## run 1
## top
module top(
    input           clk,
    input           rst,
    input           enable,
    input           mode,
    input           valid, 
    input   [4:0]   id,
    input   [3:0]   gridX,
    input   [3:0]   gridY,
	output 	[11:0]	gray_addr,
	output			gray_ren,
	input	[7:0]	gray_rdata,
    output  [11:0]  lbp_addr,
    output          lbp_wen,
	output			lbp_ren,
    input   [7:0]   lbp_rdata,
	output	[7:0] 	lbp_wdata,
	output	[24:0]	theta,
	output			theta_valid,
	input	[24:0]	cos_data,
	input			cos_valid,
	input	[24:0]	sin_data,
	input			sin_valid,
	output			lbp_finish,
    output  [7:0]   id_addr,
    output  [4:0]   id_wdata,
    output          id_wen,
    output          id_ren,
    input   [4:0]   id_rdata,
    output  [20:0]  hist_addr_train,
    output  [7:0]   hist_wdata_train,
    output          hist_wen_train,
    output          hist_ren_train,
    input   [7:0]   hist_rdata_train,
    output  [13:0]  hist_addr_predict,
    output  [7:0]   hist_wdata_predict,
    output          hist_wen_predict,
    output          hist_ren_predict,
    input   [7:0]   hist_rdata_predict,  
    output          hcu_finish,
    output          done,
    output  [4:0]   label,
    output  [17:0]  minDistance
);
==> flow/config.mk <==
export PLATFORM = sky130hd
export DESIGN_NAME = top
export DESIGN_NICKNAME = top
export VERILOG_FILES = /design/flow/design.v
export SDC_FILE = /design/flow/constraint.sdc
export NUM_CORES = 4
export LEC_CHECK = 0
export ABC_AREA = 1
export CAP_MARGIN = 20
export CORE_MARGIN = 2
export CORE_UTILIZATION = 72
export CTS_CLUSTER_DIAMETER = 397
export CTS_CLUSTER_SIZE = 16
export SLEW_MARGIN = 20
==> flow/constraint.sdc <==
create_clock -name core_clock -period 6.32 [get_ports {clk}]
set_input_delay 1.2640 -clock core_clock [delete_from_list [all_inputs] [get_ports {clk}]]
set_output_delay 1.2640 -clock core_clock [all_outputs]
set_load 0.01 [all_outputs]
run.sh (not shown) runs the stock make flow with config.mk's settings and CLKGATE_MAP_FILE=.
Run 1 never completed; the flow aborted with a tool error in 5_1_grt.
Here is what was changed in the inputs of run 2 compared with run 1.
Settings: putting SETUP_SLACK_MARGIN at 3.53 where nothing was set; swapping 16 for 36 in CTS_CLUSTER_SIZE; clearing ABC_AREA, which used to be 1; clearing CTS_CLUSTER_DIAMETER, which used to be 397; swapping 6.32 for 12.4 in the clock period (ns, I/O delays scaled along).
==> comparison <==
- Comparing summed standard-cell area reported by yosys for run 1 and run 2, the smaller number came from run 2.
- Post-synthesis instance area, run 1 and run 2: smaller value in run 2
- Max multiplexer share of the synthesized area across run 1 and run 2: run 2
- Initial cell density of the core, run 1 and run 2: smaller value in run 2
- Summary — mean area per synthesized cell, run 2 relative to run 1: higher, by about 13%.
- The share of the yosys chip area belonging to registers of run 2 is higher than that of run 1.
- Going from run 1 to run 2, instance count after placement with tap cells included shows a reduction of 20%, core box area now smaller.
- The flow ran to completion for all of run 1 and run 2 but run 1, which stopped partway.
- Run 1 failed in 5_1_grt with GRT-0232.
- From the logs: run 2 reached the end of the flow and failed the layout checks with capacitance limit, slew limit.
- Summary: with run 1 as the reference, chip width in run 2 moved down slightly.
Changes in run 3 relative to run 2:
Settings: a change of CORE_UTILIZATION from 72 to 71.
Notes after the runs:
Every stage of the flow completed for run 3, and the final layout passed the timing, DRC and antenna checks.
Re number of iterations in the first detailed-routing pass: run 3 is 1 up on run 2.
Run 3 and run 2 ended up with roughly the same sequential share of layout area.
Compared with run 2, run 3 shows a lower core utilization.
Of run 3 and run 2, the higher clock skew belongs to run 2.
[run 3] post-route worst setup slack rose 0.14 ns relative to run 2
Looking only at design internal power, and setting everything else aside, the higher value of run 3 and run 2 goes to run 2.
## Diff of input files: run 4 against run 3
Settings: CTS_CLUSTER_SIZE removed (was 36); CORE_UTILIZATION changed from 71 to 40; SETUP_SLACK_MARGIN removed (was 3.53); the clock period (ns, I/O delays scaled along) changed from 12.4 to 17.8.
==> comparison <==
- Compared with run 3, in run 4 data arrival time of the worst path grew by 1.83 ns; growth of design area from synthesis to finish fell 2.6 points; setup slack on the worst flop-to-flop path rose 3.50 ns.
- Pre-CTS setup slack improves in run 4 relative to run 3.
- In the tables for run 3 and run 4, number of non-clock buffers reads higher with run 3.
- Compared with run 3, run 4 shows a sequential share of layout area that is 0.26 points higher.
Edits applied to the flow inputs when going from run 4 to run 5:
Settings: setting CTS_CLUSTER_DIAMETER to 375 for the first time; changing CORE_UTILIZATION from 40 to 72; setting ABC_AREA to 1 for the first time; changing the clock period (ns, I/O delays scaled along) from 17.8 to 6.78.
Findings:
Tool error GRT-0232 stopped run 5 during 5_1_grt; no final results. Run 4 completed end to end with timing, DRC and antenna clean. Relative to run 4, the post-synthesis compound-gate area fraction of run 5 is higher by 0.20 points. Clock buffer count from CTS (run 5 vs. run 4) increases by a few percent. From run 4 to run 5 the numbers moved as follows: area inside the core boundary moved down; number of instances in the synthesized netlist went up; number of cell instances after yosys synthesis went up by 2270; worst setup timing slack at the placement stage fell by 7.31 ns. Run 5 vs. run 4: height of the die shows a reduction of 130 um, buffer levels on the longest clock path shows no meaningful change, starting density of the core shows an increase of 32 points, post-synthesis sequential element count shows no meaningful change, yosys synthesis chip area shows an increase of about 4%.

---

## alpha
Starting RTL as in the previous note.
clock: 7.98 ns
lec_check: 0
cap_margin: 15
cell_pad_in_sites_detail_placement: 0
cell_pad_in_sites_global_placement: 0
core_margin: 2
core_utilization: 72
cts_cluster_diameter: 114
cts_cluster_size: 14
hold_slack_margin: -0.08
max_routing_layer: met5
setup_slack_margin: 1.42
slew_margin: 20
tns_end_percent: 40
Completing all stages was not enough for alpha: its layout failed the final checks because of setup timing.
--- input diff alpha..beta ---
==> flow/config.mk <==
export PLATFORM = sky130hd
export DESIGN_NAME = top
export DESIGN_NICKNAME = top
export VERILOG_FILES = /design/flow/design.v
export SDC_FILE = /design/flow/constraint.sdc
export NUM_CORES = 4
export LEC_CHECK = 0
export CAP_MARGIN = 20
export CORE_MARGIN = 2
export CORE_UTILIZATION = 29
export SLEW_MARGIN = 20
==> flow/constraint.sdc <==
create_clock -name core_clock -period 10.9 [get_ports {clk}]
set_input_delay 2.1800 -clock core_clock [delete_from_list [all_inputs] [get_ports {clk}]]
set_output_delay 2.1800 -clock core_clock [all_outputs]
set_load 0.01 [all_outputs]
Results
[flow] alpha | stages: complete | final checks: fail | reason: setup timing. Having completed the whole flow, beta delivered a layout that passed the timing, DRC and antenna checks. The shortest period the worst path allows number comes out lower for alpha vs beta. STATUS full die area: beta loses against alpha. Diff alpha -> beta | internal reg-to-reg setup slack | increase of 1650 ps. Summary of beta over alpha: hold slack went up; fraction of area in non-clock buffers went down; max-slew headroom at the worst pin went down; overall fraction of global-route tracks in use went down. beta does better than alpha on total power. In beta the sequential share of layout area turned out 0.23 points higher than in alpha. Routed wire in beta totals less than in alpha. Looking at end point of the critical path, the M1.w[26] result is from alpha; the M1.w[38] one comes from beta. The met3 demand-to-capacity share in global routing in beta sits 6.7 points below the value recorded for alpha.
The following lists how gamma was set up differently from beta:
-- flow/config.mk --
<<< beta, line 10
export CORE_UTILIZATION = 29
>>> gamma, line 10
export CORE_UTILIZATION = 68
export CTS_CLUSTER_SIZE = 50
==> flow/constraint.sdc <==
create_clock -name core_clock -period 9.82 [get_ports {clk}]
set_input_delay 1.9640 -clock core_clock [delete_from_list [all_inputs] [get_ports {clk}]]
set_output_delay 1.9640 -clock core_clock [all_outputs]
set_load 0.01 [all_outputs]
Results
gamma finished every stage and its layout cleared the timing, DRC and antenna checks.
Delta (gamma minus beta): via count higher; non-clock buffer count higher; final critical delay including setup and external delays lower.
Die: gamma smaller than beta
Summary of gamma over beta: power share of the clock group shrank by 0.6 points, met1 wire length shrank by 18,000 um, starting density of the core grew by 39 points, placeable core area shrank by about 60%, utilization grew by 42 points.
The clock skew of gamma is higher than that of beta.

---

top again, from the RTL that the note above started with.
clock: 10.2 ns
lec_check: 0
cap_margin: 20
core_aspect_ratio: 0.5
core_margin: 2
core_utilization: 72
cts_cluster_size: 33
max_routing_layer: met4
place_density: 0.64
setup_slack_margin: 2.46
slew_margin: 20
The starting point went through all stages and came out clean.
Then changed:
- CORE_ASPECT_RATIO: 0.5 -> not set
- CORE_UTILIZATION: 72 -> 57
- CTS_CLUSTER_SIZE: 33 -> not set
- MAX_ROUTING_LAYER: met4 -> not set
- PLACE_DENSITY: 0.64 -> not set
- SETUP_SLACK_MARGIN: 2.46 -> not set
- clock period: 10.2 -> 6.78 ns (I/O delays scaled with it)
Now the flow completed, yet does not pass: negative setup slack; critical path depth rises by 4; wire length rises by 8.6%; first-iteration DRC count falls by 20%; worst hold slack got worse by 0.021 ns.
Then changed:
- CORE_UTILIZATION: 57 -> 72
- CTS_CLUSTER_SIZE: not set -> 16
- clock period: 6.78 -> 7.69 ns (I/O delays scaled with it)
=> The changed run ran to the end with violations: negative setup slack. Register-to-register slack improved by 0.85 ns. Clock skew increases by 0.029 ns. Final cell count decreases by 4.9%. Core utilization increases by 15 points. Fmax decreases by 0.62%. Cell area decreases by 2.8%. Total power decreases by 15%.

---

v38:
top again, from the RTL that the note above started with.
==> flow/design.v (excerpt) <==
module top(
    input           clk,
    input           rst,
    input           enable,
    input           mode,
    input           valid, 
    input   [4:0]   id,
    input   [3:0]   gridX,
    input   [3:0]   gridY,
	output 	[11:0]	gray_addr,
	output			gray_ren,
	input	[7:0]	gray_rdata,
    output  [11:0]  lbp_addr,
    output          lbp_wen,
	output			lbp_ren,
    input   [7:0]   lbp_rdata,
	output	[7:0] 	lbp_wdata,
	output	[24:0]	theta,
	output			theta_valid,
	input	[24:0]	cos_data,
	input			cos_valid,
	input	[24:0]	sin_data,
	input			sin_valid,
	output			lbp_finish,
    output  [7:0]   id_addr,
    output  [4:0]   id_wdata,
    output          id_wen,
    output          id_ren,
    input   [4:0]   id_rdata,
    output  [20:0]  hist_addr_train,
    output  [7:0]   hist_wdata_train,
    output          hist_wen_train,
    output          hist_ren_train,
    input   [7:0]   hist_rdata_train,
    output  [13:0]  hist_addr_predict,
    output  [7:0]   hist_wdata_predict,
    output          hist_wen_predict,
    output          hist_ren_predict,
    input   [7:0]   hist_rdata_predict,  
    output          hcu_finish,
    output          done,
    output  [4:0]   label,
    output  [17:0]  minDistance
);
    wire clbp_enable;
    wire [11:0] clbp_lbp_addr;
    wire clbp_lbp_wen;
    wire [7:0] clbp_lbp_wdata;
    wire hcu_enable;
    wire hcu_lbp_ren;
    wire [11:0] hcu_lbp_addr;
    wire [20:0] hcu_hist_addr_train;
    wire hcu_hist_ren_train;
    wire [13:0] hcu_hist_addr_predict;
    wire hcu_hist_ren_predict;
    wire [3:0] gridX_o;
    wire [3:0] gridY_o;
    wire dcu_enable;
    wire [20:0] dcu_hist_addr_train;
    wire dcu_hist_ren_train;
    wire [13:0] dcu_hist_addr_predict;
    wire dcu_hist_ren_predict;
    wire comparator_finish;
    wire comparator_enable;
    wire ram_comp;
    wire ram_clbp;
  ...
Settings: LEC_CHECK=0, CAP_MARGIN=15, CORE_MARGIN=2, CORE_UTILIZATION=70, CTS_CLUSTER_DIAMETER=32, CTS_CLUSTER_SIZE=40, SETUP_SLACK_MARGIN=1.99, SLEW_MARGIN=20; clock period 8.25 ns.
The flow completed for v38, but it is not clean: the layout still shows negative setup slack.
The following lists how v2 was set up differently from v38:
Settings: CAP_MARGIN changed from 15 to 20; SETUP_SLACK_MARGIN removed (was 1.99); CTS_CLUSTER_DIAMETER removed (was 32); CORE_UTILIZATION changed from 70 to 15; CTS_CLUSTER_SIZE removed (was 40); the clock period (ns, I/O delays scaled along) changed from 8.25 to 14.5.
[summary]
- v2 was carried through to the last stage, and its layout satisfied the timing, DRC and antenna checks.
- Delta (v2 minus v38): global-route usage shrank by 36 points, total power dropped 66%.
- Re initial cell density of the core: v38 was higher than v2.
- The lower final worst-path cycle share came out of v2.
- Compared with v38, in v2 signed area change from the synthesized netlist to the final layout dropped 0.95 points; setup slack after layout increased 4.04 ns.
- Worst reg2reg path depth: v2 < v38
- Total inserted antenna cells: v38 and v2 compared, higher one is v38
- Via count (v38 / v2): 1.12
- Number of non-clock buffers in v2 is 752 lower than in v38
- Net switching power is lower on v2
Modified inputs, v28 compared to v2
Settings: CORE_UTILIZATION changed from 15 to 70; SETUP_SLACK_MARGIN newly set to 1.2; the clock period (ns, I/O delays scaled along) changed from 14.5 to 9.25.
## What came out
No crash in v28: every stage finished, but the layout fails its final checks due to negative setup slack.
Between v2 and v28, the post-cts hold buffer count does not differ in any meaningful way.
The global-route usage reported for v28 is greater than that of v2 by 34 points.
Measured against v28, the die extent in y of v2 comes out at 2.1 times the reference value.
Count of cells resized by post-cts repair ended up 234 higher on v28 than on v2.
Overall chip area was higher in v2 than in v28.
Relative to v2, non-clock buffer count has gone up in v28.
diff inputs: v28 => v6
Settings: swapping 70 for 72 in CORE_UTILIZATION; putting PLACE_DENSITY_LB_ADDON at 0.0 where nothing was set; swapping 9.25 for 6.14 in the clock period (ns, I/O delays scaled along).
Findings:
Between v6 and v28, it is v6 whose final wirelength is higher, by 14%. NOTE: pre-CTS setup slack in v6 falls short of that of v28. v6: all stages done; final checks FAILED (negative setup slack). Comparing share of the core filled with cells in the final layout for v6 and v28, the smaller number came from v28. Diff v28 -> v6 | placed instance area | up by a few percent.
Input-level comparison between v12 and v6:
Settings: a deleted SETUP_SLACK_MARGIN that had been 1.2; a change of CORE_UTILIZATION from 72 to 40; a deleted PLACE_DENSITY_LB_ADDON that had been 0.0; a change of the clock period (ns, I/O delays scaled along) from 6.14 to 10.9.
Findings:
Looking at the reports, v12 completed the entire flow and the layout it produced met the timing, DRC and antenna checks.
Cmp v12 vs v6: part of the total power dissipated in sequential elements higher in v12
v6 → v12: number of global-route vias before repair has decreased; non-clock buffer count has decreased; cell area has decreased.
Power figures rest on the tool's default switching activity, not on a simulated workload.
